==> run a <==
// battleship
module battleship(
input wire clk,
input wire rst,  
input wire ARDUINO_A0,    
input wire ARDUINO_A1,    
input wire ARDUINO_A2,    
input wire ARDUINO_A3,    
output reg ARDUINO_IO0,   
output reg ARDUINO_IO1,   
output reg ARDUINO_IO2,   
output reg ARDUINO_IO6,   
output reg ARDUINO_IO7,   
output reg ARDUINO_IO8,   
output reg ARDUINO_IO9,   
output reg ARDUINO_IO10,  
output reg ARDUINO_IO11,  
output reg ARDUINO_A4,  
output reg ARDUINO_A5,  
output reg PMOD1_D0_P,  
output reg PMOD1_D0_N,  
output reg PMOD1_D1_P,  
output reg PMOD1_D1_N,  
output reg PMOD1_D2_P,  
output reg PMOD1_D2_N,  
output reg PMOD2_D0_P,  
output reg PMOD2_D0_N,  
output reg PMOD2_D1_P,  
output reg PMOD2_D2_P,  
output reg PMOD2_D2_N,  
output reg PMOD2_D3_P,  
output reg ARDUINO_IO3,   
output reg ARDUINO_IO4,   
output reg ARDUINO_IO5    
);
clock: 4.3 ns
lec_check: 0
abc_area: 1
cap_margin: 20
cell_pad_in_sites_detail_placement: 2
cell_pad_in_sites_global_placement: 3
core_aspect_ratio: 0.71
core_margin: 6
core_utilization: 42
gpl_routability_driven: 0
gpl_timing_driven: 0
min_routing_layer: met1
place_density: 0.4
slew_margin: 35
tns_end_percent: 35
run.sh (not shown) runs the stock make flow with config.mk's settings and CLKGATE_MAP_FILE=.
==> inputs of run b, as changes to run a <==
Settings changed: CELL_PAD_IN_SITES_DETAIL_PLACEMENT 2 to default, CELL_PAD_IN_SITES_GLOBAL_PLACEMENT 3 to default, CORE_ASPECT_RATIO 0.71 to default, CORE_MARGIN 6 to 2, CORE_UTILIZATION 42 to 45, GPL_ROUTABILITY_DRIVEN 0 to default, GPL_TIMING_DRIVEN 0 to default, MIN_ROUTING_LAYER met1 to default, PLACE_DENSITY 0.4 to default, SLEW_MARGIN 35 to 20, TNS_END_PERCENT 35 to default.
==> flow/constraint.sdc (replaced) <==
create_clock -name core_clock -period 1.76 [get_ports {clk}]
set_input_delay 0.3520 -clock core_clock [delete_from_list [all_inputs] [get_ports {clk}]]
set_output_delay 0.3520 -clock core_clock [all_outputs]
set_load 0.01 [all_outputs]
==> results <==
- Run a failed in global placement without I/O (3_1_place_gp_skip_io). Run b completed, yet does not pass: setup timing.
- Area after synthesis is the same in run b and run a.
- Synthesized cell count is the same in run a and run b.
- Die size: run a is larger than run b (18%).

* * *

==> yarrow <==
Starting RTL as in the previous note.
## battleship
module battleship(
input wire clk,
input wire rst,  
input wire ARDUINO_A0,    
input wire ARDUINO_A1,    
input wire ARDUINO_A2,    
input wire ARDUINO_A3,    
output reg ARDUINO_IO0,   
output reg ARDUINO_IO1,   
output reg ARDUINO_IO2,   
output reg ARDUINO_IO6,   
output reg ARDUINO_IO7,   
output reg ARDUINO_IO8,   
output reg ARDUINO_IO9,   
output reg ARDUINO_IO10,  
output reg ARDUINO_IO11,  
output reg ARDUINO_A4,  
output reg ARDUINO_A5,  
output reg PMOD1_D0_P,  
output reg PMOD1_D0_N,  
output reg PMOD1_D1_P,  
output reg PMOD1_D1_N,  
output reg PMOD1_D2_P,  
output reg PMOD1_D2_N,  
output reg PMOD2_D0_P,  
output reg PMOD2_D0_N,  
output reg PMOD2_D1_P,  
output reg PMOD2_D2_P,  
output reg PMOD2_D2_N,  
output reg PMOD2_D3_P,  
output reg ARDUINO_IO3,   
output reg ARDUINO_IO4,   
output reg ARDUINO_IO5    
);
reg makeBoards;
reg make2DArray;
reg [7:0] playerOneBoard [0:2][0:2];     
reg [1:0] a;  
reg [1:0] b;  
reg [7:0] playerOneSHIPSBoard [0:2][0:2];  
reg [1:0] c;  
reg [1:0] d;  
reg [2:0] numShipsP1;
reg [2:0] hitsP1;
reg [7:0] playerTwoBoard [0:2][0:2];  
  ...
==> flow/config.mk <==
export PLATFORM = sky130hd
export DESIGN_NAME = battleship
export DESIGN_NICKNAME = battleship
export VERILOG_FILES = /design/flow/design.v
export SDC_FILE = /design/flow/constraint.sdc
export NUM_CORES = 4
export LEC_CHECK = 0
export ABC_AREA = 1
export CAP_MARGIN = 20
export CORE_MARGIN = 2
export CORE_UTILIZATION = 72
export CTS_CLUSTER_DIAMETER = 63
export CTS_CLUSTER_SIZE = 15
export MAX_ROUTING_LAYER = met4
export MIN_ROUTING_LAYER = met1
export PLACE_DENSITY_LB_ADDON = 0.03
export SETUP_SLACK_MARGIN = 0.75
export SLEW_MARGIN = 20
==> flow/constraint.sdc <==
create_clock -name core_clock -period 2.52 [get_ports {clk}]
set_input_delay 0.5040 -clock core_clock [delete_from_list [all_inputs] [get_ports {clk}]]
set_output_delay 0.5040 -clock core_clock [all_outputs]
set_load 0.01 [all_outputs]
==> inputs of nickel, as changes to yarrow <==
--- a/flow/config.mk
+++ b/flow/config.mk
@@ -10,9 +10,10 @@
 export CORE_MARGIN = 2
 export CORE_UTILIZATION = 72
 export CTS_CLUSTER_DIAMETER = 63
-export CTS_CLUSTER_SIZE = 15
+export CTS_CLUSTER_SIZE = 45
+export HOLD_SLACK_MARGIN = -0.1
 export MAX_ROUTING_LAYER = met4
 export MIN_ROUTING_LAYER = met1
-export PLACE_DENSITY_LB_ADDON = 0.03
-export SETUP_SLACK_MARGIN = 0.75
+export PLACE_DENSITY = 0.35
+export SETUP_SLACK_MARGIN = 0.93
 export SLEW_MARGIN = 20
==> flow/constraint.sdc (replaced) <==
create_clock -name core_clock -period 3.11 [get_ports {clk}]
set_input_delay 0.6220 -clock core_clock [delete_from_list [all_inputs] [get_ports {clk}]]
set_output_delay 0.6220 -clock core_clock [all_outputs]
set_load 0.01 [all_outputs]
==> results <==
- Area after synthesis is the same in yarrow and nickel.
- In die size, nickel and yarrow do not differ.
- yarrow aborted during clock tree synthesis (4_1_cts). nickel stopped in global routing (5_1_grt) on GRT-0232.
- Synthesized cell count is the same in yarrow and nickel.
==> figures <==
quantity	nickel	yarrow
Outcome	did not finish	did not finish
Failing step	global routing (5_1_grt)	clock tree synthesis (4_1_cts)
Post-synthesis async set-or-reset flop share	0%	0%
Detailed placement HPWL	19,300 um	20,900 um
Net Count, Synth	1,549	1,549
Compound-Gate Fraction of Synth Area	11.9%	11.9%
Count of standard-cell rows	43	43
# Cells Yosys	1,509	1,509
Final weighted congestion of routability-driven global placement	0.949	1.01
Post-Place Cells	1,719	1,773
Place WS	0.113 ns	-0.379 ns
I/O Pins	32	32
Register bit total from synthesis	188	188
Largest area contributor in the synthesized netlist	sky130_fd_sc_hd__dfxtp_1	sky130_fd_sc_hd__dfxtp_1
YS warnings	1	1
Placed instance area	11,100 sq um	11,800 sq um
